`design.v`:
```
module alu #(parameter DATA_WIDTH = 32, OP = 3)
(
    input wire start,
    input wire clk,
    input wire reset_n,
    input wire [DATA_WIDTH - 1 : 0] A,
    input wire [DATA_WIDTH - 1 : 0] B,
    input wire [OP - 1 : 0] op,
    output reg [DATA_WIDTH - 1 : 0] result,
    output reg done
);
  localparam AND = 3'b000;   
  localparam OR  = 3'b001;   
  localparam ADD = 3'b010;   
  localparam NOP = 3'b011;   
  localparam SUB = 3'b100;   
  localparam MUL = 3'b101;   
  localparam SLT = 3'b110;   
  reg done_reg;
  reg [DATA_WIDTH - 1 : 0] result_reg;
  always @(posedge clk or negedge reset_n) begin
    if (!reset_n) begin
      result_reg <= 32'h00000000;
    end
    else begin
      if(start) begin
        case (op)
          AND: result_reg <=  A & B;
          OR : result_reg <=  A | B;
          ADD: result_reg <=  A + B;
          SUB: result_reg <=  A - B;
          MUL: result_reg <=  A * B;
          SLT: result_reg <= (A < B) ? 32'b1 : 32'b0;
          default: result_reg <= 32'h00000000;
        endcase
      end
    end
  end
  always @(posedge clk or negedge reset_n) begin
    if(!reset_n) begin
      done_reg <= 1'b0;
    end
    else begin
      if(start && (op != NOP)) begin
        done_reg <= 1'b1;
      end
      else begin
        done_reg <= 1'b0;
      end
    end
  end
  always @(posedge clk or negedge reset_n) begin
    if (!reset_n) begin
      done <= 1'b0;
    end
    else begin
      done <= done_reg;
    end
  end
  always @(posedge clk or negedge reset_n) begin
    if (!reset_n) begin
      result <= 32'h00000000;
    end
    else begin
      result <= result_reg;
    end
  end
endmodule
```
`run.sh`:
```
#!/bin/bash
# the make line also repeats each setting of config.mk as NAME=value (left out here)
make -C /OpenROAD-flow-scripts/flow DESIGN_CONFIG=/design/flow/config.mk WORK_HOME=/design/flow/orfs CLKGATE_MAP_FILE= finish
```
`config.mk`:
```
export PLATFORM = sky130hd
export DESIGN_NAME = alu
export DESIGN_NICKNAME = alu
export VERILOG_FILES = /design/flow/design.v
export SDC_FILE = /design/flow/constraint.sdc
export NUM_CORES = 4
export LEC_CHECK = 0
export CAP_MARGIN = 20
export CORE_MARGIN = 2
export CORE_UTILIZATION = 72
export CTS_CLUSTER_DIAMETER = 400
export CTS_CLUSTER_SIZE = 99
export PLACE_DENSITY = 0.38
export SETUP_SLACK_MARGIN = 2.96
export SLEW_MARGIN = 20
```
`constraint.sdc`:
```
create_clock -name core_clock -period 11.2 [get_ports {clk}]
set_input_delay 2.2400 -clock core_clock [delete_from_list [all_inputs] [get_ports {clk}]]
set_output_delay 2.2400 -clock core_clock [all_outputs]
set_load 0.01 [all_outputs]
```
==> results of run 1 <==
==> layer usage <==
metal  global-route usage [%]  overflow
met5                    63.30         8
met4                    86.08       159
met3                    79.30        34
met2                    99.49       324
met1                    85.17        32
==> stage by stage <==
step                      utilization, %  hold WS (ns)  instances
after CTS                          89.16        0.3586       3234
after detailed placement           78.62        0.3536       3039
after global placement             78.61        0.3343       3039
after floorplan                        -        0.3312       2621
==> what timing repair did <==
item,CTS
hold buffers,0
setup buffers,173
setup endpoints to repair,23
pin swaps,200
gates resized,581
cloned,6
hold endpoints to repair,0
==> impl_metrics.py, run 1 <==
# Flow results
metrics = {
    "status": {
        "tool.error": "[ERROR GRT-0116] Global routing finished with congestion. Check the congestion regions in the DRC Viewer.",
        "haltStage": "5_1_grt",
        "run_status": "aborted with a tool error",
    },
    "logic_synthesis": {
        "yosys.area.top_type_share_pct": 37.33,
        "synth.yosys.seq_area_share_pct": 7.512,
        "synth.logic.top_family": "adder cells",
        "mux_share_pct": 0.6089,
        "synthesis.area_per_instance_um2": 8.388,
        "synth_dominant_cell_count": "sky130_fd_sc_hd__inv_1",
        "post_synth_instance_area_um2": 21990,
        "synth_warnings": 1,
        "xor_share_pct": 3.824,
        "postSynthRegisterBits": 66,
        "number_of_distinct_library_cells_after_synthesis": 80,
        "enable_flop_cells": 0,
        "synth.yosys.num_cells": 2621,
        "top_cells_by_area": "sky130_fd_sc_hd__fa_1, sky130_fd_sc_hd__ha_1, sky130_fd_sc_hd__inv_1, sky130_fd_sc_hd__dfrtp_1, sky130_fd_sc_hd__nor2_1",
        "yosys-top-cells-count": "sky130_fd_sc_hd__inv_1, sky130_fd_sc_hd__fa_1, sky130_fd_sc_hd__nor2_1",
        "synth_adder_area_share_pct": 49.80,
        "asyncSetResetFlopFracSynth_pct": 100.0,
        "synth_area_leader_cell": "sky130_fd_sc_hd__fa_1",
        "synth.cellmix.compoundShare_pct": 12.52,
        "postSynthNetCount": 3320,
        "dominantRegCellSynth": "sky130_fd_sc_hd__dfrtp_1",
        "ys_area_um2": 21990,
        "netlist_instances": 2621,
        "yosys.area_share.simple_pct": 15.33,
    },
    "placed_design": {
        "dp_hpwl_mm": 64.74,
        "post_dp_cell_area_um2": 23490,
        "gp_congestion": 1.092,
        "dp_slack_ns": 0.9863,
        "io_buffers": 102,
    },
    "clock_tree": {
        "cts_num_sinks": 66,
        "cts_buffers": 9,
        "cts_htree_levels": 3,
        "cts_root_buf": "sky130_fd_sc_hd__clkbuf_16",
        "max-clock-path-buffers": 2,
    },
    "floorplanning": {
        "ios": 103,
        "std_cell_rows": 63,
        "placeableCoreArea_um2": 29870,
        "initCoreUtil_pct": 73.59,
        "die-height_um": 178.7,
        "fp.dieArea_um2": 31950,
        "die.size.x_um": 178.7,
    },
    "global_routing": {
        "grt.overflow.total": 557,
        "global_route_usage_sum_pct": 87.51,
    },
}
==> run 2: changes to the inputs <==
CAP_MARGIN = 15   (was 20)
CTS_CLUSTER_DIAMETER = 371   (was 400)
PLACE_DENSITY = default   (was 0.38)
SETUP_SLACK_MARGIN = default   (was 2.96)
clock period = 7.57 ns   (was 11.2 ns; I/O delays follow)
==> run 2 against run 1 <==
  * The run again fails in 5_1_grt
  * Die area unchanged
  * Area after synthesis unchanged
  * Synthesized cell count unchanged
==> impl_metrics.py, run 2 <==
# Flow results
metrics = {
    "clock_tree": {
        "cts_root_buf": "sky130_fd_sc_hd__clkbuf_16",
        "cts_num_sinks": 66,
        "cts_buffers": 9,
        "cts_htree_levels": 3,
        "max-clock-path-buffers": 2,
        "cts.hold.buffers_added": 0,
    },
    "logic_synthesis": {
        "ys_area_um2": 21990,
        "number_of_distinct_library_cells_after_synthesis": 80,
        "top_cells_by_area": "sky130_fd_sc_hd__fa_1, sky130_fd_sc_hd__ha_1, sky130_fd_sc_hd__inv_1, sky130_fd_sc_hd__dfrtp_1, sky130_fd_sc_hd__nor2_1",
        "post_synth_instance_area_um2": 21990,
        "netlist_instances": 2621,
        "synthesis.area_per_instance_um2": 8.388,
        "xor_share_pct": 3.824,
        "synth.yosys.num_cells": 2621,
        "synth_area_leader_cell": "sky130_fd_sc_hd__fa_1",
        "synth.logic.top_family": "adder cells",
        "asyncSetResetFlopFracSynth_pct": 100.0,
        "synth.yosys.seq_area_share_pct": 7.512,
        "synth_dominant_cell_count": "sky130_fd_sc_hd__inv_1",
        "yosys-top-cells-count": "sky130_fd_sc_hd__inv_1, sky130_fd_sc_hd__fa_1, sky130_fd_sc_hd__nor2_1",
        "postSynthNetCount": 3320,
        "mux_share_pct": 0.6089,
        "synth.cellmix.compoundShare_pct": 12.52,
        "dominantRegCellSynth": "sky130_fd_sc_hd__dfrtp_1",
        "postSynthRegisterBits": 66,
        "enable_flop_cells": 0,
        "synth_warnings": 1,
        "yosys.area_share.simple_pct": 15.33,
        "synth_adder_area_share_pct": 49.80,
        "yosys.area.top_type_share_pct": 37.33,
    },
    "placed_design": {
        "gp_congestion": 1.094,
        "placed_instance_count": 3342,
        "io_buffers": 102,
        "dp_slack_ns": -1.435,
        "dp_hpwl_mm": 72.14,
    },
    "status": {
        "haltStage": "5_1_grt",
        "run_status": "aborted with a tool error",
        "tool.error": "[ERROR GRT-0116] Global routing finished with congestion. Check the congestion regions in the DRC Viewer.",
    },
    "global_routing": {
        "global_route_usage_sum_pct": 90.38,
        "grt.overflow.total": 1067,
    },
    "floorplanning": {
        "ios": 103,
        "placeableCoreArea_um2": 29870,
        "die.size.x_um": 178.7,
        "initCoreUtil_pct": 73.59,
        "die-height_um": 178.7,
        "std_cell_rows": 63,
        "fp.dieArea_um2": 31950,
    },
}
[run 2: through the flow]
stage	cell area [um^2]	hold slack, ns	utilization, %
floorplan	22210	0.3312	-
global placement	25930	0.3322	86.81
detailed placement	25930	0.3588	86.81
CTS	28130	0.3708	94.17
[run 2: what timing repair did]
action                     4_1_cts
pin swaps                      185
resized                        552
setup endpoints to repair       22
buffers inserted                88
[run 2: layer usage]
metal / overflow / GRT usage (%)
met5: 2 / 51.92
met4: 320 / 96.95
met2: 685 / 106.9
met3: 34 / 77.71
met1: 26 / 84.90
==> run 3: changes to the inputs <==
CAP_MARGIN = 20   (was 15)
CTS_CLUSTER_DIAMETER = 400   (was 371)
PLACE_DENSITY = 0.38   (was default)
clock period = 8.91 ns   (was 7.57 ns; I/O delays follow)
==> run 3 against run 2 <==
  * The run again fails in 5_1_grt
  * Area after synthesis is the same
  * Die area is the same
  * Synthesized cell count is the same
==> impl_metrics.py, run 3 <==
# Flow results
metrics = {
    "logic_synthesis": {
        "synth_adder_area_share_pct": 49.80,
        "yosys.area_share.simple_pct": 15.33,
        "top_cells_by_area": "sky130_fd_sc_hd__fa_1, sky130_fd_sc_hd__ha_1, sky130_fd_sc_hd__inv_1, sky130_fd_sc_hd__dfrtp_1, sky130_fd_sc_hd__nor2_1",
        "synth_dominant_cell_count": "sky130_fd_sc_hd__inv_1",
        "synth.cellmix.compoundShare_pct": 12.52,
        "synth_warnings": 1,
        "synth.logic.top_family": "adder cells",
        "netlist_instances": 2621,
        "dominantRegCellSynth": "sky130_fd_sc_hd__dfrtp_1",
        "ys_area_um2": 21990,
        "yosys-top-cells-count": "sky130_fd_sc_hd__inv_1, sky130_fd_sc_hd__fa_1, sky130_fd_sc_hd__nor2_1",
        "synth.yosys.seq_area_share_pct": 7.512,
        "synth_area_leader_cell": "sky130_fd_sc_hd__fa_1",
        "mux_share_pct": 0.6089,
        "asyncSetResetFlopFracSynth_pct": 100.0,
        "yosys.area.top_type_share_pct": 37.33,
        "post_synth_instance_area_um2": 21990,
        "enable_flop_cells": 0,
        "synthesis.area_per_instance_um2": 8.388,
        "xor_share_pct": 3.824,
        "number_of_distinct_library_cells_after_synthesis": 80,
        "postSynthRegisterBits": 66,
        "postSynthNetCount": 3320,
        "synth.yosys.num_cells": 2621,
    },
    "status": {
        "run_status": "aborted with a tool error",
        "haltStage": "5_1_grt",
    },
    "clock_tree": {
        "cts_htree_levels": 3,
        "cts_buffers": 9,
        "cts_num_sinks": 66,
        "cts_setup_buffers": 0,
        "max-clock-path-buffers": 2,
        "cts_resized": 0,
        "cts.hold.buffers_added": 0,
        "cts_root_buf": "sky130_fd_sc_hd__clkbuf_16",
    },
    "floorplanning": {
        "ios": 103,
        "initCoreUtil_pct": 73.59,
        "fp.dieArea_um2": 31950,
        "die.size.x_um": 178.7,
        "die-height_um": 178.7,
        "placeableCoreArea_um2": 29870,
        "std_cell_rows": 63,
    },
    "placed_design": {
        "dp_hpwl_mm": 69.34,
        "post_dp_cell_area_um2": 24990,
        "gp_congestion": 1.149,
        "io_buffers": 102,
    },
}
-- run 3: stage by stage --
step | setup WS [ns] | hold slack, ns | std cells
after floorplan | 0.1111 | 0.3312 | 2621
after global placement | -0.1391 | 0.3339 | 3238
after detailed placement | -0.2942 | 0.3499 | 3238
after CTS | 0.04329 | 0.3622 | 3254
==> run 4: changes to the inputs <==
CORE_UTILIZATION = 57   (was 72)
CTS_CLUSTER_DIAMETER = 212   (was 400)
CTS_CLUSTER_SIZE = 98   (was 99)
PLACE_DENSITY = default   (was 0.38)
clock period = 4.04 ns   (was 8.91 ns; I/O delays follow)
==> run 4 against run 3 <==
  * Die area increased by 26%
  * Synthesized cell count unchanged
  * Area after synthesis is the same
  * The layout now fails its checks (max-capacitance violations, max-slew violations, negative setup slack)
==> impl_metrics.py, run 4 <==
# Synthesis and PnR figures
metrics = {
    "status": {
        "run_status": "complete, but fails checks",
        "so.violations": "max-capacitance violations, max-slew violations, negative setup slack",
    },
    "sta": {
        "worst-slew-pin-transition_ns": 1.867,
        "total_count_of_hold_check_failures_in_the_final_report": 0,
        "minimum_hold_slack_ns": 0.3534,
        "min_period_ns": 8.474,
        "timing.final.crit_share_pct": 209.8,
        "setup_viol": 30,
        "rsz0062_at_grt": "yes",
        "final.setup.worst_slack_ns": -4.434,
        "slew_viol_final": 2,
        "fmaxAchievable_mhz": 118.0,
        "finClkSkew_ns": 0.007339,
        "timing.max_slew.rel_slack_pct": -25.39,
    },
    "final_layout": {
        "num-nets-final": 3906,
        "area_growth_pct": 43.60,
        "layout.core_utilization_pct": 83.43,
        "layout_fillers": 2075,
        "area.combinational_um2": 20380,
        "regArea_um2": 1652,
    },
    "routing": {
        "drt_first_iter_violations": 3902,
        "vias_per_cell": 6.810,
        "total_routed_length_mm": 122.3,
        "route.antenna.remaining_nets": 0,
        "routed-via-count": 25450,
        "drcViolationCount": 0,
        "detailed_router_iteration_count_before_antenna_repair": 12,
        "wl_per_cell_um": 32.72,
    },
    "logic_synthesis": {
        "postSynthRegisterBits": 66,
        "yosys-top-cells-count": "sky130_fd_sc_hd__inv_1, sky130_fd_sc_hd__fa_1, sky130_fd_sc_hd__nor2_1",
        "synth_area_leader_cell": "sky130_fd_sc_hd__fa_1",
        "post_synth_instance_area_um2": 21990,
        "synth_warnings": 1,
        "dominantRegCellSynth": "sky130_fd_sc_hd__dfrtp_1",
        "synthesis.area_per_instance_um2": 8.388,
        "synth.logic.top_family": "adder cells",
        "synth.yosys.seq_area_share_pct": 7.512,
        "top_cells_by_area": "sky130_fd_sc_hd__fa_1, sky130_fd_sc_hd__ha_1, sky130_fd_sc_hd__inv_1, sky130_fd_sc_hd__dfrtp_1, sky130_fd_sc_hd__nor2_1",
        "synth_adder_area_share_pct": 49.80,
        "enable_flop_cells": 0,
        "xor_share_pct": 3.824,
        "number_of_distinct_library_cells_after_synthesis": 80,
        "synth_dominant_cell_count": "sky130_fd_sc_hd__inv_1",
        "mux_share_pct": 0.6089,
        "ys_area_um2": 21990,
        "postSynthNetCount": 3320,
        "synth.yosys.num_cells": 2621,
        "netlist_instances": 2621,
        "asyncSetResetFlopFracSynth_pct": 100.0,
        "yosys.area.top_type_share_pct": 37.33,
        "yosys.area_share.simple_pct": 15.33,
        "synth.cellmix.compoundShare_pct": 12.52,
    },
    "placed_design": {
        "io_buffers": 102,
        "dp_slack_ns": -4.209,
        "gp_congestion": 1.056,
        "dp_hpwl_mm": 76.52,
    },
    "global_routing": {
        "gr-usage-met1_pct": 59.47,
        "grt_pass1_wl_mm": 153.1,
        "via_count_of_the_first_global_routing_pass": 25340,
        "grt_antenna_before_repair": 13,
        "grt.overflow.total": 0,
        "maximum_number_of_pins_on_one_net_before_global_route_repair": 37,
        "global_route_usage_sum_pct": 51.50,
        "gr-max-usage-layer": "met2",
        "gr_met2_demand_resource_pct": 76.74,
        "grtUsageMet3_pct": 20.48,
    },
    "floorplanning": {
        "fp.dieArea_um2": 40160,
        "ios": 103,
        "initCoreUtil_pct": 58.10,
        "die.size.x_um": 200.4,
        "die-height_um": 200.4,
        "placeableCoreArea_um2": 37840,
        "std_cell_rows": 71,
    },
    "clock_tree": {
        "cts_htree_levels": 3,
        "cts.reportedPaths.clkPinSlew_ns": 0.06,
        "clock_tree_from_tritoncts": "done",
        "cts_buffers": 9,
        "clkLatencyLatePin_ns": 0.34,
        "cts.hold.buffers_added": 0,
        "max-clock-path-buffers": 2,
        "cts_num_sinks": 66,
        "cts_root_buf": "sky130_fd_sc_hd__clkbuf_16",
    },
    "worst_setup_path": {
        "timing.critical_path.from_type": "primary input",
        "critical-path-top-cell-by-count": "sky130_fd_sc_hd__fa_1",
        "worst_r2r_path_depth": 6,
        "critical_path_depth": 25,
        "critPathLaunch": "A[3]",
        "cp-endpoint": "result_reg[23]$_DFFE_PN0P_",
        "critical_path_arrival_ns": 8.67,
        "timing.reg2reg.setup_slack_ns": 2.50,
        "critical-path-max-stage-delay_ns": 0.90,
        "worstReg2RegEnd": "result_reg[31]$_DFFE_PN0P_",
        "crit_path_top_delay_cell": "sky130_fd_sc_hd__nor2_1",
        "setup.worst_path.end_class": "register",
        "rr_startpoint": "result_reg[31]$_DFFE_PN0P_",
        "cp_data_required_time_ns": 4.24,
        "timing_worst_setup_path_type": "in -> reg",
        "critPathTopFamily": "adder cells",
        "worst_path_maximum_fanout": 8,
        "cp.buffers_inverters": 6,
    },
    "worst_hold_path": {
        "hold_path_end": "done$_DFF_PN0_",
        "hold_start": "done_reg$_DFF_PN0_",
        "worstHoldPathCells": 0,
        "timing.hold.worst.class": "reg -> reg",
    },
    "job": {
        "warnings": 96,
        "maxCapViolCount": 1,
    },
}
## run 4: per-layer routing
metal | wire (um) | part of all wire (%)
met3 | 22140 | 18
met4 | 15310 | 13
met1 | 36330 | 30
met2 | 47430 | 39
met5 | 1054 | 0.86
## run 4: through the flow
stage	TNS [ns]	std cells	instance area (um^2)
after floorplan	-61.24	2621	22800
after global placement	-96.14	3597	27570
after detailed placement	-97.27	3597	27570
after CTS	-66.84	3677	30070
after global routing	-91.03	3733	31560
final	-99.06	3737	31570
## run 4: what timing repair did
action | in CTS | in global routing
cloned | 1 | 0
setup endpoints to repair | 30 | 29
pin swaps | 196 | 229
buffers inserted | 69 | 59
resized | 581 | 331
## run 4: final cells by class
type | count | share of cell area [%]
Tap cell | 511 | 2.025
Clock inverter | 7 | 0.3725
Sequential cell | 66 | 5.231
Antenna cell | 14 | 0.1110
Inverter | 476 | 6.444
Clock buffer | 9 | 0.7133
Timing Repair Buffer | 704 | 20.56
Multi-Input combinational cell | 1950 | 64.54
==> run 5: changes to the inputs <==
CORE_UTILIZATION = 64   (was 57)
CTS_CLUSTER_DIAMETER = default   (was 212)
CTS_CLUSTER_SIZE = 35   (was 98)
HOLD_SLACK_MARGIN = -0.09   (was default)
clock period = 7.78 ns   (was 4.04 ns; I/O delays follow)
==> run 5 against run 4 <==
  * Area after synthesis stayed put
  * The flow now stops in 5_1_grt
  * Die area fell by 11%
  * Synthesized cell count stayed put
==> impl_metrics.py, run 5 <==
# Flow results
metrics = {
    "status": {
        "run_status": "aborted with a tool error",
        "haltStage": "5_1_grt",
        "tool.error": "[ERROR GRT-0232] Routing congestion too high. Check the congestion heatmap in the GUI.",
    },
    "logic_synthesis": {
        "synth_area_leader_cell": "sky130_fd_sc_hd__fa_1",
        "synth.cellmix.compoundShare_pct": 12.52,
        "yosys.area_share.simple_pct": 15.33,
        "enable_flop_cells": 0,
        "ys_area_um2": 21990,
        "postSynthNetCount": 3320,
        "top_cells_by_area": "sky130_fd_sc_hd__fa_1, sky130_fd_sc_hd__ha_1, sky130_fd_sc_hd__inv_1, sky130_fd_sc_hd__dfrtp_1, sky130_fd_sc_hd__nor2_1",
        "dominantRegCellSynth": "sky130_fd_sc_hd__dfrtp_1",
        "number_of_distinct_library_cells_after_synthesis": 80,
        "synth.logic.top_family": "adder cells",
        "yosys-top-cells-count": "sky130_fd_sc_hd__inv_1, sky130_fd_sc_hd__fa_1, sky130_fd_sc_hd__nor2_1",
        "synth_dominant_cell_count": "sky130_fd_sc_hd__inv_1",
        "mux_share_pct": 0.6089,
        "postSynthRegisterBits": 66,
        "yosys.area.top_type_share_pct": 37.33,
        "asyncSetResetFlopFracSynth_pct": 100.0,
        "synth_warnings": 1,
        "synth.yosys.seq_area_share_pct": 7.512,
        "post_synth_instance_area_um2": 21990,
        "synth_adder_area_share_pct": 49.80,
        "netlist_instances": 2621,
        "synth.yosys.num_cells": 2621,
        "xor_share_pct": 3.824,
        "synthesis.area_per_instance_um2": 8.388,
    },
    "clock_tree": {
        "max-clock-path-buffers": 2,
        "cts_num_sinks": 66,
        "cts.hold.buffers_added": 0,
        "cts_buffers": 9,
        "cts_htree_levels": 3,
        "cts_root_buf": "sky130_fd_sc_hd__clkbuf_16",
    },
    "floorplanning": {
        "std_cell_rows": 67,
        "ios": 103,
        "placeableCoreArea_um2": 33700,
        "fp.dieArea_um2": 35850,
        "die.size.x_um": 189.3,
        "initCoreUtil_pct": 65.24,
        "die-height_um": 189.3,
    },
    "placed_design": {
        "gp_congestion": 1.102,
        "io_buffers": 102,
        "post_dp_cell_area_um2": 25990,
        "placed_instance_count": 3398,
        "dp_hpwl_mm": 71.91,
    },
    "global_routing": {
        "grt.overflow.total": 10,
        "global_route_usage_sum_pct": 77.30,
    },
}
## run 5: stage by stage
stage               util (%)  setup slack (ns)
floorplan                  -           -0.2349
global placement       77.11            -1.256
detailed placement     77.11            -1.327
CTS                    83.27           -0.2445
## run 5: repair_timing
item                       in CTS
pin swaps                     157
resized                       473
setup buffers                  75
gates cloned                    1
setup endpoints to repair      20
## run 5: metal layers
layer,track usage (%),overflow
met4,70.87,4
met2,89.97,6
met1,78.71,0
met5,53.43,0
met3,65.73,0
==> run 6: changes to the inputs <==
CORE_UTILIZATION = 65   (was 64)
CTS_CLUSTER_SIZE = default   (was 35)
HOLD_SLACK_MARGIN = 0.29   (was -0.09)
SETUP_SLACK_MARGIN = -0.65   (was default)
clock period = 8.07 ns   (was 7.78 ns; I/O delays follow)
==> run 6 against run 5 <==
  * Now fails the layout checks on negative setup slack
  * Synthesized cell count is the same
  * Die area shrank 1.5%
  * Area after synthesis is the same
==> impl_metrics.py, run 6 <==
# Synthesis and PnR figures
metrics = {
    "status": {
        "run_status": "complete, but fails checks",
        "so.violations": "negative setup slack",
    },
    "clock_tree": {
        "clock_tree_from_tritoncts": "done",
        "cts_htree_levels": 3,
        "cts.reportedPaths.clkPinSlew_ns": 0.06,
        "cts.hold.buffers_added": 0,
        "max-clock-path-buffers": 2,
        "cts_buffers": 9,
        "cts_num_sinks": 66,
        "clkLatencyLatePin_ns": 0.34,
        "cts_root_buf": "sky130_fd_sc_hd__clkbuf_16",
    },
    "routing": {
        "route.antenna.remaining_nets": 0,
        "vias_per_cell": 6.318,
        "routed-via-count": 21470,
        "detailed_router_iteration_count_before_antenna_repair": 8,
        "drcViolationCount": 0,
        "total_routed_length_mm": 86.66,
        "drt_first_iter_violations": 2610,
        "wl_per_cell_um": 25.49,
    },
    "floorplanning": {
        "initCoreUtil_pct": 65.73,
        "die.size.x_um": 187.9,
        "fp.dieArea_um2": 35310,
        "die-height_um": 187.9,
        "placeableCoreArea_um2": 33450,
        "std_cell_rows": 67,
        "ios": 103,
    },
    "worst_setup_path": {
        "timing.reg2reg.setup_slack_ns": 6.43,
        "critical_path_arrival_ns": 8.84,
        "crit_path_top_delay_cell": "sky130_fd_sc_hd__clkdlybuf4s50_1",
        "worst_path_maximum_fanout": 7,
        "critPathTopFamily": "adder cells",
        "critical_path_depth": 26,
        "cp_data_required_time_ns": 8.25,
        "critPathLaunch": "A[2]",
        "timing.critical_path.from_type": "primary input",
        "worstReg2RegEnd": "result_reg[31]$_DFFE_PN0P_",
        "cp-endpoint": "result_reg[30]$_DFFE_PN0P_",
        "critical-path-max-stage-delay_ns": 0.71,
        "worst_r2r_path_depth": 6,
        "setup.worst_path.end_class": "register",
        "timing_worst_setup_path_type": "in -> reg",
        "cp.buffers_inverters": 7,
        "critical-path-top-cell-by-count": "sky130_fd_sc_hd__fa_1",
        "rr_startpoint": "result_reg[31]$_DFFE_PN0P_",
    },
    "logic_synthesis": {
        "postSynthNetCount": 3320,
        "enable_flop_cells": 0,
        "postSynthRegisterBits": 66,
        "top_cells_by_area": "sky130_fd_sc_hd__fa_1, sky130_fd_sc_hd__ha_1, sky130_fd_sc_hd__inv_1, sky130_fd_sc_hd__dfrtp_1, sky130_fd_sc_hd__nor2_1",
        "yosys-top-cells-count": "sky130_fd_sc_hd__inv_1, sky130_fd_sc_hd__fa_1, sky130_fd_sc_hd__nor2_1",
        "number_of_distinct_library_cells_after_synthesis": 80,
        "xor_share_pct": 3.824,
        "ys_area_um2": 21990,
        "synth_adder_area_share_pct": 49.80,
        "asyncSetResetFlopFracSynth_pct": 100.0,
        "synth_area_leader_cell": "sky130_fd_sc_hd__fa_1",
        "dominantRegCellSynth": "sky130_fd_sc_hd__dfrtp_1",
        "yosys.area.top_type_share_pct": 37.33,
        "post_synth_instance_area_um2": 21990,
        "synth.yosys.num_cells": 2621,
        "synth_dominant_cell_count": "sky130_fd_sc_hd__inv_1",
        "synthesis.area_per_instance_um2": 8.388,
        "mux_share_pct": 0.6089,
        "netlist_instances": 2621,
        "synth.yosys.seq_area_share_pct": 7.512,
        "synth_warnings": 1,
        "synth.cellmix.compoundShare_pct": 12.52,
        "yosys.area_share.simple_pct": 15.33,
        "synth.logic.top_family": "adder cells",
    },
    "worst_hold_path": {
        "hold_start": "done_reg$_DFF_PN0_",
        "worstHoldPathCells": 0,
        "hold_path_end": "done$_DFF_PN0_",
        "timing.hold.worst.class": "reg -> reg",
    },
    "sta": {
        "timing.max_slew.rel_slack_pct": 25.02,
        "min_period_ns": 8.654,
        "slew_viol_final": 0,
        "total_count_of_hold_check_failures_in_the_final_report": 0,
        "setup_viol": 20,
        "final.setup.worst_slack_ns": -0.5838,
        "finClkSkew_ns": 0.009926,
        "timing.final.crit_share_pct": 107.2,
        "worst-slew-pin-transition_ns": 1.122,
        "fmaxAchievable_mhz": 115.6,
        "rsz0062_at_grt": "yes",
    },
    "placed_design": {
        "io_buffers": 102,
        "dp_slack_ns": -1.108,
        "gp_congestion": 1.070,
        "dp_hpwl_mm": 71.32,
        "placed_instance_count": 3368,
    },
    "global_routing": {
        "via_count_of_the_first_global_routing_pass": 22420,
        "grt_pass1_wl_mm": 131.2,
        "global_route_usage_sum_pct": 50.01,
        "grt.overflow.total": 0,
        "grt_antenna_before_repair": 8,
        "maximum_number_of_pins_on_one_net_before_global_route_repair": 67,
    },
    "final_layout": {
        "final_cell_count_no_fill": 3399,
        "area_growth_pct": 19.92,
        "num-nets-final": 3638,
    },
    "job": {
        "maxCapViolCount": 0,
        "warnings": 93,
    },
}
## run 6: per-stage QoR
| step | utilization (%) | hold WS [ns] | setup TNS (ns) | area [um^2] |
|---|---|---|---|---|
| CTS | 77.86 | 0.3573 | -8.098 | 26040 |
| global placement | 76.72 | 0.3350 | -13.66 | 25660 |
| detailed placement | 76.72 | 0.3449 | -15.81 | 25660 |
| global route | 78.80 | 0.3613 | -9.586 | 26360 |
| finish | 78.82 | 0.3573 | -7.239 | 26370 |
| floorplan | - | 0.3312 | -2.187 | 21990 |
## run 6: timing repair
action | 4_1_cts | 5_1_grt
gates cloned | 0 | 0
gates resized | 10 | 67
pin swaps | 1 | 17
endpoints found under the setup margin | 5 | 16
setup buffers | 1 | 13
## run 6: final cells by class
| cell class | count | area, um^2 |
|---|---|---|
| Timing Repair Buffer | 436 | 3731 |
| Fill cell | 2262 | 7083 |
| Tap cell | 448 | 560.5 |
| Antenna cell | 7 | 17.52 |
| Sequential cell | 66 | 1652 |
| Multi-Input combinational cell | 1950 | 18220 |
| Inverter | 476 | 1814 |
| Clock buffer | 10 | 229.0 |
| Clock inverter | 6 | 137.6 |
## run 6: metal layers
layer / vias to the layer above / global-route usage [%] / routed length [um]
met5: - / 0 / 69
met4: 10 / 34.80 / 8141
met3: 532 / 16.64 / 11860
met2: 1703 / 75.80 / 37630
met1: 10330 / 60.56 / 28950
li1: 8897 / - / -
==> run 7: changes to the inputs <==
ABC_AREA = 0   (was default)
CORE_ASPECT_RATIO = 0.96   (was default)
CORE_UTILIZATION = 70   (was 65)
CTS_CLUSTER_SIZE = 29   (was default)
HOLD_SLACK_MARGIN = default   (was 0.29)
SETUP_SLACK_MARGIN = default   (was -0.65)
SLEW_MARGIN = 10   (was 20)
clock period = 8.36 ns   (was 8.07 ns; I/O delays follow)
==> run 7 against run 6 <==
  * The flow now stops in 5_1_grt
  * Synthesized cell count unchanged
  * Area after synthesis unchanged
  * Die area decreased by 7.0%
==> impl_metrics.py, run 7 <==
# Flow results
metrics = {
    "logic_synthesis": {
        "post_synth_instance_area_um2": 21990,
        "netlist_instances": 2621,
        "yosys.area_share.simple_pct": 15.33,
        "yosys.area.top_type_share_pct": 37.33,
        "dominantRegCellSynth": "sky130_fd_sc_hd__dfrtp_1",
        "asyncSetResetFlopFracSynth_pct": 100.0,
        "postSynthRegisterBits": 66,
        "top_cells_by_area": "sky130_fd_sc_hd__fa_1, sky130_fd_sc_hd__ha_1, sky130_fd_sc_hd__inv_1, sky130_fd_sc_hd__dfrtp_1, sky130_fd_sc_hd__nor2_1",
        "enable_flop_cells": 0,
        "synth_adder_area_share_pct": 49.80,
        "synth_warnings": 1,
        "xor_share_pct": 3.824,
        "synth.logic.top_family": "adder cells",
        "synth.yosys.seq_area_share_pct": 7.512,
        "synthesis.area_per_instance_um2": 8.388,
        "mux_share_pct": 0.6089,
        "synth.yosys.num_cells": 2621,
        "synth_dominant_cell_count": "sky130_fd_sc_hd__inv_1",
        "synth_area_leader_cell": "sky130_fd_sc_hd__fa_1",
        "ys_area_um2": 21990,
        "yosys-top-cells-count": "sky130_fd_sc_hd__inv_1, sky130_fd_sc_hd__fa_1, sky130_fd_sc_hd__nor2_1",
        "postSynthNetCount": 3320,
        "number_of_distinct_library_cells_after_synthesis": 80,
        "synth.cellmix.compoundShare_pct": 12.52,
    },
    "clock_tree": {
        "cts_buffers": 9,
        "cts_htree_levels": 3,
        "max-clock-path-buffers": 2,
        "cts_root_buf": "sky130_fd_sc_hd__clkbuf_16",
        "cts_num_sinks": 66,
    },
    "floorplanning": {
        "ios": 103,
        "die-height_um": 177.6,
        "std_cell_rows": 63,
        "initCoreUtil_pct": 71.15,
        "placeableCoreArea_um2": 30900,
        "die.size.x_um": 184.9,
        "fp.dieArea_um2": 32840,
    },
    "status": {
        "haltStage": "5_1_grt",
        "run_status": "aborted with a tool error",
        "tool.error": "[ERROR GRT-0232] Routing congestion too high. Check the congestion heatmap in the GUI.",
    },
    "placed_design": {
        "gp_congestion": 1.101,
        "dp_hpwl_mm": 72.36,
        "dp_slack_ns": -0.8091,
        "io_buffers": 102,
        "placed_instance_count": 3320,
    },
    "global_routing": {
        "global_route_usage_sum_pct": 72.58,
        "grt.overflow.total": 123,
    },
}
## run 7: what timing repair did
item / 4_1_cts
pin swaps: 75
setup endpoints to repair: 17
resized: 156
setup buffers: 22
hold buffers: 0
## run 7: layer usage
metal	GRT overflow	track usage (%)
met5	1	34.15
met4	51	67.26
met3	7	58.51
met2	60	88.87
met1	4	73.31
## run 7: per-stage QoR
| stage | instance area, um^2 | hold slack (ns) |
|---|---|---|
| after detailed placement | 25450 | 0.3484 |
| after global placement | 25450 | 0.3340 |
| after CTS | 26350 | 0.3617 |
| after floorplan | 22020 | 0.3312 |
==> run 8: changes to the inputs <==
ABC_AREA = 1   (was 0)
CORE_UTILIZATION = 60   (was 70)
GPL_ROUTABILITY_DRIVEN = 0   (was default)
GPL_TIMING_DRIVEN = 0   (was default)
MAX_ROUTING_LAYER = met5   (was default)
PLACE_DENSITY_LB_ADDON = 0.07   (was default)
TNS_END_PERCENT = 30   (was default)
clock period = 12.4 ns   (was 8.36 ns; I/O delays follow)
==> run 8 against run 7 <==
  * Now clean on timing, DRC and antenna
  * Die area rose by 27%
  * Area after synthesis is 9.3% higher
  * Synthesized cell count is 30% higher
==> impl_metrics.py, run 8 <==
# Synthesis and PnR figures
metrics = {
    "placed_design": {
        "post_dp_cell_area_um2": 25680,
        "placed_instance_count": 4026,
        "dp_hpwl_mm": 72.20,
        "io_buffers": 102,
    },
    "sta": {
        "worst-slew-pin-transition_ns": 1.279,
        "rsz0062_at_grt": "no",
        "finClkSkew_ns": 0.006070,
        "timing.final.crit_share_pct": 90.92,
        "setup_viol": 0,
        "timing.max_slew.rel_slack_pct": 14.75,
        "min_period_ns": 11.27,
        "total_count_of_hold_check_failures_in_the_final_report": 0,
        "slew_viol_final": 0,
        "fmaxAchievable_mhz": 88.69,
        "fin_tns_setup_ns": 0,
    },
    "floorplanning": {
        "std_cell_rows": 71,
        "fp.dieArea_um2": 41660,
        "die.size.x_um": 208.2,
        "die-height_um": 200.1,
        "ios": 103,
        "initCoreUtil_pct": 61.05,
        "placeableCoreArea_um2": 39350,
    },
    "global_routing": {
        "grt_pass1_wl_mm": 130.8,
        "via_count_of_the_first_global_routing_pass": 22760,
        "grt.overflow.total": 0,
        "maximum_number_of_pins_on_one_net_before_global_route_repair": 67,
        "grt_antenna_before_repair": 1,
        "global_route_usage_sum_pct": 42.53,
    },
    "logic_synthesis": {
        "synth.yosys.seq_area_share_pct": 6.874,
        "yosys.area_share.simple_pct": 20.90,
        "synthesis.area_per_instance_um2": 7.039,
        "enable_flop_cells": 0,
        "synth_area_leader_cell": "sky130_fd_sc_hd__fa_1",
        "postSynthNetCount": 4112,
        "xor_share_pct": 0.8020,
        "post_synth_instance_area_um2": 24030,
        "synth_warnings": 1,
        "synth.logic.top_family": "adder cells",
        "mux_share_pct": 0,
        "dominantRegCellSynth": "sky130_fd_sc_hd__dfrtp_1",
        "asyncSetResetFlopFracSynth_pct": 100.0,
        "synth.yosys.num_cells": 3413,
        "yosys.area.top_type_share_pct": 34.16,
        "netlist_instances": 3413,
        "yosys-top-cells-count": "sky130_fd_sc_hd__inv_1, sky130_fd_sc_hd__nand2_1, sky130_fd_sc_hd__fa_1",
        "top_cells_by_area": "sky130_fd_sc_hd__fa_1, sky130_fd_sc_hd__inv_1, sky130_fd_sc_hd__nand2_1, sky130_fd_sc_hd__ha_1, sky130_fd_sc_hd__dfrtp_1",
        "number_of_distinct_library_cells_after_synthesis": 51,
        "synth.cellmix.compoundShare_pct": 8.452,
        "ys_area_um2": 24030,
        "synth_adder_area_share_pct": 45.57,
        "synth_dominant_cell_count": "sky130_fd_sc_hd__inv_1",
        "postSynthRegisterBits": 66,
    },
    "clock_tree": {
        "cts_setup_buffers": 0,
        "clock_tree_from_tritoncts": "done",
        "cts.reportedPaths.clkPinSlew_ns": 0.06,
        "cts_root_buf": "sky130_fd_sc_hd__clkbuf_16",
        "cts.hold.buffers_added": 0,
        "cts_htree_levels": 3,
        "clkLatencyLatePin_ns": 0.33,
        "cts_buffers": 9,
        "cts_resized": 0,
        "cts_num_sinks": 66,
        "max-clock-path-buffers": 2,
    },
    "worst_setup_path": {
        "critical_path_depth": 28,
        "critical-path-max-stage-delay_ns": 0.81,
        "timing_worst_setup_path_type": "in -> reg",
        "rr_startpoint": "result_reg[1]$_DFFE_PN0P_",
        "critPathLaunch": "A[12]",
        "crit_path_top_delay_cell": "sky130_fd_sc_hd__buf_1",
        "cp_data_required_time_ns": 12.60,
        "critical-path-top-cell-by-count": "sky130_fd_sc_hd__fa_1",
        "worst_path_maximum_fanout": 10,
        "cp.buffers_inverters": 8,
        "timing.reg2reg.setup_slack_ns": 11.69,
        "critPathTopFamily": "adder cells",
        "setup.worst_path.end_class": "register",
        "worst_r2r_path_depth": 2,
        "timing.critical_path.from_type": "primary input",
        "worstReg2RegEnd": "result_reg[1]$_DFFE_PN0P_",
        "critical_path_arrival_ns": 11.47,
        "cp-endpoint": "result_reg[24]$_DFFE_PN0P_",
    },
    "routing": {
        "route.antenna.remaining_nets": 0,
        "drcViolationCount": 0,
        "vias_per_cell": 5.755,
        "n_antenna_cell": 0,
        "total_routed_length_mm": 87.44,
        "wl_per_cell_um": 21.63,
        "routed-via-count": 23270,
        "drt_first_iter_violations": 3067,
        "detailed_router_iteration_count_before_antenna_repair": 8,
    },
    "worst_hold_path": {
        "hold_path_end": "done$_DFF_PN0_",
        "worstHoldPathCells": 0,
        "hold_start": "done_reg$_DFF_PN0_",
        "timing.hold.worst.class": "reg -> reg",
    },
    "job": {
        "warnings": 90,
        "maxCapViolCount": 0,
    },
    "status": {
        "run_status": "timing/DRC/antenna clean",
    },
    "final_layout": {
        "post-route-cell-area_um2": 26020,
        "layout.core_utilization_pct": 66.12,
        "area_growth_pct": 8.312,
        "final_cell_count_no_fill": 4043,
        "num-nets-final": 4226,
    },
}
run 8: final cells by class:
type	count	area [um^2]
clock inverter	7	102.6
multi-input combinational	2247	18190
sequential	66	1652
timing repair buffer	103	1030
tap	511	639.4
clock buffer	9	225.2
inverter	961	3607
buffer	139	573.1
fill	3524	13330
run 8: metrics by stage:
stage                     setup slack, ns  hold WS (ns)
after floorplan                     3.613        0.3312
after global placement              1.225        0.3342
after detailed placement            1.237        0.3372
after CTS                           1.560        0.3508
after global routing                1.002        0.3648
final                               1.125        0.3486
run 8: per-layer routing:
metal / GRT usage [%] / vias to the layer above / routed length (um) / part of all wire (%)
li1: - / 10240 / - / -
met1: 52.77 / 10970 / 30860 / 35
met2: 64.34 / 1660 / 36050 / 41
met3: 12.47 / 396 / 12720 / 15
met4: 30.16 / 2 / 7801 / 8.9
met5: 0 / - / 10 / 0.011
==> run 9: changes to the inputs <==
ABC_AREA = default   (was 1)
CAP_MARGIN = 40   (was 20)
CORE_ASPECT_RATIO = default   (was 0.96)
CORE_UTILIZATION = 72   (was 60)
CTS_CLUSTER_SIZE = 37   (was 29)
GPL_ROUTABILITY_DRIVEN = default   (was 0)
GPL_TIMING_DRIVEN = default   (was 0)
HOLD_SLACK_MARGIN = 0.29   (was default)
MAX_ROUTING_LAYER = default   (was met5)
PLACE_DENSITY_LB_ADDON = 0.28   (was 0.07)
SETUP_SLACK_MARGIN = -0.65   (was default)
SLEW_MARGIN = 20   (was 10)
TNS_END_PERCENT = default   (was 30)
clock period = 7.61 ns   (was 12.4 ns; I/O delays follow)
==> run 9 against run 8 <==
  * The run now fails in 5_1_grt
  * Area after synthesis down 8.5%
  * Synthesized cell count down 23%
  * Die area down 23%
==> impl_metrics.py, run 9 <==
# Flow results
metrics = {
    "status": {
        "run_status": "aborted with a tool error",
        "haltStage": "5_1_grt",
        "tool.error": "[ERROR GRT-0116] Global routing finished with congestion. Check the congestion regions in the DRC Viewer.",
    },
    "floorplanning": {
        "placeableCoreArea_um2": 29870,
        "std_cell_rows": 63,
        "fp.dieArea_um2": 31950,
        "initCoreUtil_pct": 73.59,
        "ios": 103,
        "die-height_um": 178.7,
        "die.size.x_um": 178.7,
    },
    "logic_synthesis": {
        "asyncSetResetFlopFracSynth_pct": 100.0,
        "netlist_instances": 2621,
        "synth.yosys.num_cells": 2621,
        "synth_warnings": 1,
        "synth.logic.top_family": "adder cells",
        "yosys.area.top_type_share_pct": 37.33,
        "postSynthNetCount": 3320,
        "synthesis.area_per_instance_um2": 8.388,
        "yosys-top-cells-count": "sky130_fd_sc_hd__inv_1, sky130_fd_sc_hd__fa_1, sky130_fd_sc_hd__nor2_1",
        "post_synth_instance_area_um2": 21990,
        "synth.cellmix.compoundShare_pct": 12.52,
        "synth_adder_area_share_pct": 49.80,
        "xor_share_pct": 3.824,
        "number_of_distinct_library_cells_after_synthesis": 80,
        "ys_area_um2": 21990,
        "mux_share_pct": 0.6089,
        "yosys.area_share.simple_pct": 15.33,
        "postSynthRegisterBits": 66,
        "synth_dominant_cell_count": "sky130_fd_sc_hd__inv_1",
        "enable_flop_cells": 0,
        "top_cells_by_area": "sky130_fd_sc_hd__fa_1, sky130_fd_sc_hd__ha_1, sky130_fd_sc_hd__inv_1, sky130_fd_sc_hd__dfrtp_1, sky130_fd_sc_hd__nor2_1",
        "synth_area_leader_cell": "sky130_fd_sc_hd__fa_1",
        "synth.yosys.seq_area_share_pct": 7.512,
        "dominantRegCellSynth": "sky130_fd_sc_hd__dfrtp_1",
    },
    "clock_tree": {
        "cts_root_buf": "sky130_fd_sc_hd__clkbuf_16",
        "cts_num_sinks": 66,
        "cts_htree_levels": 3,
        "cts_buffers": 9,
        "max-clock-path-buffers": 2,
    },
    "placed_design": {
        "io_buffers": 102,
        "gp_congestion": 1.144,
        "post_dp_cell_area_um2": 25680,
        "placed_instance_count": 3315,
        "dp_hpwl_mm": 72.75,
    },
    "global_routing": {
        "grt.overflow.total": 52,
        "global_route_usage_sum_pct": 67.75,
    },
}
run 9: per-stage QoR:
stage / hold WS [ns] / setup slack (ns)
2_1_floorplan: 0.3312 / -0.6293
3_3_place_gp: 0.3326 / -1.151
3_5_place_dp: 0.3355 / -1.321
4_1_cts: 0.3439 / -0.7699
run 9: what timing repair did:
item,in CTS
setup buffers,7
pin swaps,14
setup endpoints to repair,15
hold buffers,0
gates resized,79
cloned,1
run 9: routing by layer:
layer | global-route usage, % | overflow
met5 | 25.00 | 1
met1 | 69.49 | 0
met4 | 61.35 | 25
met2 | 86.50 | 25
met3 | 50.08 | 1
==> run 10: changes to the inputs <==
ABC_AREA = 0   (was default)
CAP_MARGIN = 20   (was 40)
CORE_ASPECT_RATIO = 0.96   (was default)
CORE_UTILIZATION = 47   (was 72)
CTS_CLUSTER_DIAMETER = 312   (was default)
CTS_CLUSTER_SIZE = 100   (was 37)
HOLD_SLACK_MARGIN = default   (was 0.29)
PLACE_DENSITY = 0.88   (was default)
PLACE_DENSITY_LB_ADDON = default   (was 0.28)
SETUP_SLACK_MARGIN = default   (was -0.65)
SLEW_MARGIN = 10   (was 20)
TNS_END_PERCENT = 30   (was default)
clock period = 12.4 ns   (was 7.61 ns; I/O delays follow)
==> run 10 against run 9 <==
  * Now clean on timing, DRC and antenna
  * Synthesized cell count unchanged
  * Area after synthesis did not move
  * Die area rose by 52%
==> impl_metrics.py, run 10 <==
# Synthesis and PnR figures
metrics = {
    "final_layout": {
        "layout.core_utilization_pct": 51.86,
        "num-nets-final": 3350,
        "layout_fillers": 4145,
        "area.combinational_um2": 18050,
        "regArea_um2": 1652,
        "area_growth_pct": 8.861,
    },
    "worst_hold_path": {
        "timing.hold.worst.class": "reg -> reg",
        "hold_path_end": "done$_DFF_PN0_",
        "worstHoldPathCells": 0,
        "hold_start": "done_reg$_DFF_PN0_",
    },
    "clock_tree": {
        "cts.reportedPaths.clkPinSlew_ns": 0.05,
        "cts_num_sinks": 66,
        "cts_root_buf": "sky130_fd_sc_hd__clkbuf_16",
        "max-clock-path-buffers": 2,
        "cts_resized": 0,
        "clock_tree_from_tritoncts": "done",
        "cts.hold.buffers_added": 0,
        "cts_setup_buffers": 0,
        "clkLatencyLatePin_ns": 0.33,
        "cts_htree_levels": 3,
        "cts_buffers": 9,
    },
    "sta": {
        "fmaxAchievable_mhz": 92.64,
        "min_period_ns": 10.79,
        "fin_tns_setup_ns": 0,
        "slew_viol_final": 0,
        "timing.final.crit_share_pct": 87.05,
        "timing.max_slew.rel_slack_pct": 27.36,
        "finClkSkew_ns": 0.004134,
        "total_count_of_hold_check_failures_in_the_final_report": 0,
        "rsz0062_at_grt": "no",
        "worst-slew-pin-transition_ns": 1.073,
        "setup_viol": 0,
        "final.setup.worst_slack_ns": 1.606,
    },
    "logic_synthesis": {
        "postSynthNetCount": 3320,
        "synth_dominant_cell_count": "sky130_fd_sc_hd__inv_1",
        "xor_share_pct": 3.824,
        "synth.yosys.seq_area_share_pct": 7.512,
        "number_of_distinct_library_cells_after_synthesis": 80,
        "synth_warnings": 1,
        "top_cells_by_area": "sky130_fd_sc_hd__fa_1, sky130_fd_sc_hd__ha_1, sky130_fd_sc_hd__inv_1, sky130_fd_sc_hd__dfrtp_1, sky130_fd_sc_hd__nor2_1",
        "asyncSetResetFlopFracSynth_pct": 100.0,
        "post_synth_instance_area_um2": 21990,
        "synth.yosys.num_cells": 2621,
        "yosys.area_share.simple_pct": 15.33,
        "netlist_instances": 2621,
        "synth.cellmix.compoundShare_pct": 12.52,
        "postSynthRegisterBits": 66,
        "yosys.area.top_type_share_pct": 37.33,
        "ys_area_um2": 21990,
        "synth_adder_area_share_pct": 49.80,
        "dominantRegCellSynth": "sky130_fd_sc_hd__dfrtp_1",
        "mux_share_pct": 0.6089,
        "enable_flop_cells": 0,
        "synth.logic.top_family": "adder cells",
        "synth_area_leader_cell": "sky130_fd_sc_hd__fa_1",
        "yosys-top-cells-count": "sky130_fd_sc_hd__inv_1, sky130_fd_sc_hd__fa_1, sky130_fd_sc_hd__nor2_1",
        "synthesis.area_per_instance_um2": 8.388,
    },
    "job": {
        "maxCapViolCount": 0,
        "warnings": 90,
    },
    "worst_setup_path": {
        "cp.buffers_inverters": 9,
        "worstReg2RegEnd": "result_reg[31]$_DFFE_PN0P_",
        "crit_path_top_delay_cell": "sky130_fd_sc_hd__clkinv_1",
        "rr_startpoint": "result_reg[31]$_DFFE_PN0P_",
        "worst_path_maximum_fanout": 17,
        "cp_data_required_time_ns": 12.60,
        "worst_r2r_path_depth": 6,
        "critical-path-max-stage-delay_ns": 0.82,
        "critPathLaunch": "A[6]",
        "cp-endpoint": "result_reg[23]$_DFFE_PN0P_",
        "critical-path-top-cell-by-count": "sky130_fd_sc_hd__fa_1",
        "critical_path_depth": 27,
        "timing_worst_setup_path_type": "in -> reg",
        "setup.worst_path.end_class": "register",
        "timing.critical_path.from_type": "primary input",
        "critPathTopFamily": "adder cells",
        "critical_path_arrival_ns": 10.99,
        "timing.reg2reg.setup_slack_ns": 10.89,
    },
    "status": {
        "run_status": "timing/DRC/antenna clean",
    },
    "routing": {
        "drcViolationCount": 0,
        "route.antenna.remaining_nets": 0,
        "routed-via-count": 19820,
        "n_antenna_cell": 0,
        "detailed_router_iteration_count_before_antenna_repair": 6,
        "vias_per_cell": 6.103,
        "drt_first_iter_violations": 2389,
        "wl_per_cell_um": 23.57,
        "total_routed_length_mm": 76.56,
    },
    "floorplanning": {
        "initCoreUtil_pct": 47.64,
        "die-height_um": 215.9,
        "placeableCoreArea_um2": 46150,
        "std_cell_rows": 77,
        "fp.dieArea_um2": 48530,
        "die.size.x_um": 224.7,
        "ios": 103,
    },
    "placed_design": {
        "gp_congestion": 1.028,
        "dp_slack_ns": 1.469,
        "io_buffers": 102,
        "dp_hpwl_mm": 61.48,
    },
    "global_routing": {
        "via_count_of_the_first_global_routing_pass": 20450,
        "grt_pass1_wl_mm": 118.5,
        "grt.overflow.total": 0,
        "grt_antenna_before_repair": 2,
        "maximum_number_of_pins_on_one_net_before_global_route_repair": 67,
        "global_route_usage_sum_pct": 32.27,
    },
}
## run 10: final cells by class
class | count | area share [%]
Timing Repair Buffer | 148 | 5.782
Sequential cell | 66 | 6.901
Clock buffer | 11 | 1.014
Clock inverter | 5 | 0.3241
Multi-Input combinational cell | 1950 | 75.42
Tap cell | 592 | 3.095
Inverter | 476 | 7.465
## run 10: layer usage
layer	wire [um]	GRT usage, %	share of wire (%)	vias up
met5	16	0	0.021	-
met4	5778	19.58	7.5	2
met3	10120	9.462	13	362
met2	32820	48.27	43	1438
met1	27830	41.33	36	9714
li1	-	-	-	8306
## run 10: through the flow
| stage | hold slack (ns) | instances | cell area [um^2] |
|---|---|---|---|
| final | 0.3517 | 3248 | 23930 |
| after global routing | 0.3665 | 3248 | 23930 |
| after CTS | 0.3535 | 3246 | 23890 |
| after detailed placement | 0.3413 | 3230 | 23570 |
| after global placement | 0.3351 | 3230 | 23570 |
| after floorplan | 0.3312 | 2621 | 21990 |
==> run 11: changes to the inputs <==
CORE_UTILIZATION = 66   (was 47)
CTS_CLUSTER_DIAMETER = default   (was 312)
CTS_CLUSTER_SIZE = 29   (was 100)
HOLD_SLACK_MARGIN = -0.02   (was default)
MAX_ROUTING_LAYER = met4   (was default)
PLACE_DENSITY = 0.6   (was 0.88)
SETUP_SLACK_MARGIN = -0.48   (was default)
TNS_END_PERCENT = 5   (was 30)
clock period = 7.68 ns   (was 12.4 ns; I/O delays follow)
==> run 11 against run 10 <==
  * The layout now fails its checks (negative setup slack)
  * Largest cell class unchanged
  * Highest routed layer is now met4
  * Final cell count increased by 5.1%
  * Worst hold slack better by 0.0076 ns
==> impl_metrics.py, run 11 <==
# Synthesis and PnR figures
metrics = {
    "routing": {
        "route.antenna.remaining_nets": 0,
        "wl_per_cell_um": 27.79,
        "drcViolationCount": 0,
        "detailed_router_iteration_count_before_antenna_repair": 8,
        "vias_per_cell": 6.690,
        "drt_first_iter_violations": 3706,
        "routed-via-count": 22830,
        "total_routed_length_mm": 94.84,
    },
    "sta": {
        "slew_viol_final": 0,
        "final.setup.worst_slack_ns": -1.058,
        "finClkSkew_ns": 0.008805,
        "timing.final.crit_share_pct": 113.8,
        "total_count_of_hold_check_failures_in_the_final_report": 0,
        "fin_tns_setup_ns": -13.34,
        "setup_viol": 20,
        "worst-slew-pin-transition_ns": 1.195,
        "rsz0062_at_grt": "yes",
        "fmaxAchievable_mhz": 114.4,
        "timing.max_slew.rel_slack_pct": 20.12,
        "min_period_ns": 8.738,
    },
    "logic_synthesis": {
        "asyncSetResetFlopFracSynth_pct": 100.0,
        "enable_flop_cells": 0,
        "post_synth_instance_area_um2": 21990,
        "top_cells_by_area": "sky130_fd_sc_hd__fa_1, sky130_fd_sc_hd__ha_1, sky130_fd_sc_hd__inv_1, sky130_fd_sc_hd__dfrtp_1, sky130_fd_sc_hd__nor2_1",
        "synth_adder_area_share_pct": 49.80,
        "synth.cellmix.compoundShare_pct": 12.52,
        "number_of_distinct_library_cells_after_synthesis": 80,
        "synth.yosys.num_cells": 2621,
        "synth_dominant_cell_count": "sky130_fd_sc_hd__inv_1",
        "ys_area_um2": 21990,
        "postSynthNetCount": 3320,
        "yosys-top-cells-count": "sky130_fd_sc_hd__inv_1, sky130_fd_sc_hd__fa_1, sky130_fd_sc_hd__nor2_1",
        "xor_share_pct": 3.824,
        "postSynthRegisterBits": 66,
        "yosys.area_share.simple_pct": 15.33,
        "netlist_instances": 2621,
        "synthesis.area_per_instance_um2": 8.388,
        "synth.yosys.seq_area_share_pct": 7.512,
        "synth_warnings": 1,
        "mux_share_pct": 0.6089,
        "synth.logic.top_family": "adder cells",
        "dominantRegCellSynth": "sky130_fd_sc_hd__dfrtp_1",
        "yosys.area.top_type_share_pct": 37.33,
        "synth_area_leader_cell": "sky130_fd_sc_hd__fa_1",
    },
    "floorplanning": {
        "fp.dieArea_um2": 34790,
        "die-height_um": 182.8,
        "std_cell_rows": 65,
        "placeableCoreArea_um2": 32860,
        "ios": 103,
        "initCoreUtil_pct": 66.92,
        "die.size.x_um": 190.3,
    },
    "placed_design": {
        "dp_hpwl_mm": 71.52,
        "placed_instance_count": 3359,
        "io_buffers": 102,
        "gp_congestion": 1.076,
        "dp_slack_ns": -1.337,
    },
    "worst_setup_path": {
        "critical-path-top-cell-by-count": "sky130_fd_sc_hd__fa_1",
        "timing_worst_setup_path_type": "in -> reg",
        "critical_path_arrival_ns": 8.93,
        "timing.critical_path.from_type": "primary input",
        "timing.reg2reg.setup_slack_ns": 6.18,
        "worst_r2r_path_depth": 6,
        "cp.buffers_inverters": 6,
        "critical-path-max-stage-delay_ns": 0.70,
        "rr_startpoint": "result_reg[31]$_DFFE_PN0P_",
        "critical_path_depth": 25,
        "setup.worst_path.end_class": "register",
        "worst_path_maximum_fanout": 6,
        "cp_data_required_time_ns": 7.87,
        "worstReg2RegEnd": "result_reg[31]$_DFFE_PN0P_",
        "cp-endpoint": "result_reg[30]$_DFFE_PN0P_",
        "crit_path_top_delay_cell": "sky130_fd_sc_hd__fa_1",
        "critPathLaunch": "A[7]",
        "critPathTopFamily": "adder cells",
    },
    "clock_tree": {
        "cts_root_buf": "sky130_fd_sc_hd__clkbuf_16",
        "clock_tree_from_tritoncts": "done",
        "clkLatencyLatePin_ns": 0.34,
        "cts.reportedPaths.clkPinSlew_ns": 0.07,
        "cts.hold.buffers_added": 0,
        "max-clock-path-buffers": 2,
        "cts_num_sinks": 66,
        "cts_buffers": 9,
        "cts_htree_levels": 3,
    },
    "global_routing": {
        "maximum_number_of_pins_on_one_net_before_global_route_repair": 67,
        "grt_antenna_before_repair": 12,
        "via_count_of_the_first_global_routing_pass": 23180,
        "grt_pass1_wl_mm": 135.8,
        "grt.overflow.total": 0,
        "global_route_usage_sum_pct": 54.80,
    },
    "job": {
        "warnings": 94,
        "maxCapViolCount": 0,
    },
    "final_layout": {
        "num-nets-final": 3657,
        "final_cell_count_no_fill": 3413,
        "area_growth_pct": 21.71,
    },
    "status": {
        "run_status": "complete, but fails checks",
        "so.violations": "negative setup slack",
    },
    "worst_hold_path": {
        "worstHoldPathCells": 0,
        "timing.hold.worst.class": "reg -> reg",
        "hold_start": "done_reg$_DFF_PN0_",
        "hold_path_end": "done$_DFF_PN0_",
    },
}
-- run 11: stage by stage --
stage	cell area, um^2	util, %	hold WS [ns]
2_1_floorplan	22130	-	0.3312
3_3_place_gp	25660	78.09	0.3324
3_5_place_dp	25660	78.09	0.3498
4_1_cts	26270	79.96	0.3618
5_1_grt	26750	81.42	0.3708
6_report	26760	81.44	0.3593
-- run 11: area by class of cell --
cell class,instances,area (um^2)
multi-input cells,1950,18530
repair buffers,453,3747
fillers,2069,6098
inverters,476,1881
flip-flops and latches,66,1652
clock buffers,10,239.0
diodes,15,37.54
repair inverters,2,12.51
well taps,435,544.3
clock inverters,6,112.6
-- run 11: metal layers --
metal / GRT usage (%) / part of all wire, % / up-vias
li1: - / - / 8951
met1: 62.95 / 31 / 10750
met2: 78.66 / 41 / 2210
met5: - / 0 / -
met3: 19.44 / 16 / 921
met4: 41.49 / 12 / 0
-- run 11: timing repair --
item,CTS,global route
pin swaps,22,59
gates resized,109,213
setup buffers,18,36
gates cloned,1,1
endpoints found under the hold margin,0,0
endpoints found under the setup margin,15,20
==> run 12: changes to the inputs <==
ABC_AREA = default   (was 0)
CAP_MARGIN = 0   (was 20)
CORE_ASPECT_RATIO = 0.94   (was 0.96)
CORE_UTILIZATION = 68   (was 66)
CTS_CLUSTER_SIZE = default   (was 29)
GPL_ROUTABILITY_DRIVEN = 0   (was default)
HOLD_SLACK_MARGIN = default   (was -0.02)
MIN_ROUTING_LAYER = met2   (was default)
PLACE_DENSITY = default   (was 0.6)
PLACE_DENSITY_LB_ADDON = 0.25   (was default)
SETUP_SLACK_MARGIN = 1.76   (was -0.48)
SLEW_MARGIN = 40   (was 10)
TNS_END_PERCENT = default   (was 5)
clock period = 6.72 ns   (was 7.68 ns; I/O delays follow)
==> run 12 against run 11 <==
  * Area after synthesis unchanged
  * Synthesized cell count unchanged
  * The run now fails in 5_1_grt
  * Die area decreased by 2.9%
==> impl_metrics.py, run 12 <==
# Flow results
metrics = {
    "clock_tree": {
        "cts_buffers": 9,
        "cts_htree_levels": 3,
        "cts_num_sinks": 66,
        "max-clock-path-buffers": 2,
        "cts_root_buf": "sky130_fd_sc_hd__clkbuf_16",
    },
    "logic_synthesis": {
        "mux_share_pct": 0.6089,
        "synth.cellmix.compoundShare_pct": 12.52,
        "netlist_instances": 2621,
        "asyncSetResetFlopFracSynth_pct": 100.0,
        "post_synth_instance_area_um2": 21990,
        "top_cells_by_area": "sky130_fd_sc_hd__fa_1, sky130_fd_sc_hd__ha_1, sky130_fd_sc_hd__inv_1, sky130_fd_sc_hd__dfrtp_1, sky130_fd_sc_hd__nor2_1",
        "xor_share_pct": 3.824,
        "yosys.area.top_type_share_pct": 37.33,
        "number_of_distinct_library_cells_after_synthesis": 80,
        "synth.yosys.seq_area_share_pct": 7.512,
        "enable_flop_cells": 0,
        "synth.yosys.num_cells": 2621,
        "synth_adder_area_share_pct": 49.80,
        "ys_area_um2": 21990,
        "synth_warnings": 1,
        "dominantRegCellSynth": "sky130_fd_sc_hd__dfrtp_1",
        "synthesis.area_per_instance_um2": 8.388,
        "synth_dominant_cell_count": "sky130_fd_sc_hd__inv_1",
        "synth_area_leader_cell": "sky130_fd_sc_hd__fa_1",
        "synth.logic.top_family": "adder cells",
        "yosys-top-cells-count": "sky130_fd_sc_hd__inv_1, sky130_fd_sc_hd__fa_1, sky130_fd_sc_hd__nor2_1",
        "yosys.area_share.simple_pct": 15.33,
        "postSynthNetCount": 3320,
        "postSynthRegisterBits": 66,
    },
    "floorplanning": {
        "std_cell_rows": 63,
        "ios": 103,
        "placeableCoreArea_um2": 31690,
        "die-height_um": 178.3,
        "initCoreUtil_pct": 69.38,
        "fp.dieArea_um2": 33790,
        "die.size.x_um": 189.5,
    },
    "status": {
        "tool.error": "[ERROR GRT-0116] Global routing finished with congestion. Check the congestion regions in the DRC Viewer.",
        "haltStage": "5_1_grt",
        "run_status": "aborted with a tool error",
    },
    "global_routing": {
        "global_route_usage_sum_pct": 112.7,
        "grt.overflow.total": 2647,
    },
    "placed_design": {
        "dp_hpwl_mm": 70.70,
        "io_buffers": 102,
        "post_dp_cell_area_um2": 26370,
    },
}
-- run 12: routing by layer --
metal  GRT usage, %  overflow
met2          108.0       786
met1              -         -
met3          124.0      1408
met4          104.0       453
met5              -         -
-- run 12: what timing repair did --
item,CTS
setup buffers,84
hold buffers,0
cloned,1
pin swaps,240
gates resized,605
endpoints found under the setup margin,29
-- run 12: metrics by stage --
stage / worst slack (ns) / instances / hold WS [ns]
4_1_cts: -1.103 / 3490 / 0.3765
3_5_place_dp: -2.127 / 3389 / 0.3625
3_3_place_gp: -1.877 / 3389 / 0.3340
2_1_floorplan: -1.081 / 2621 / 0.3312
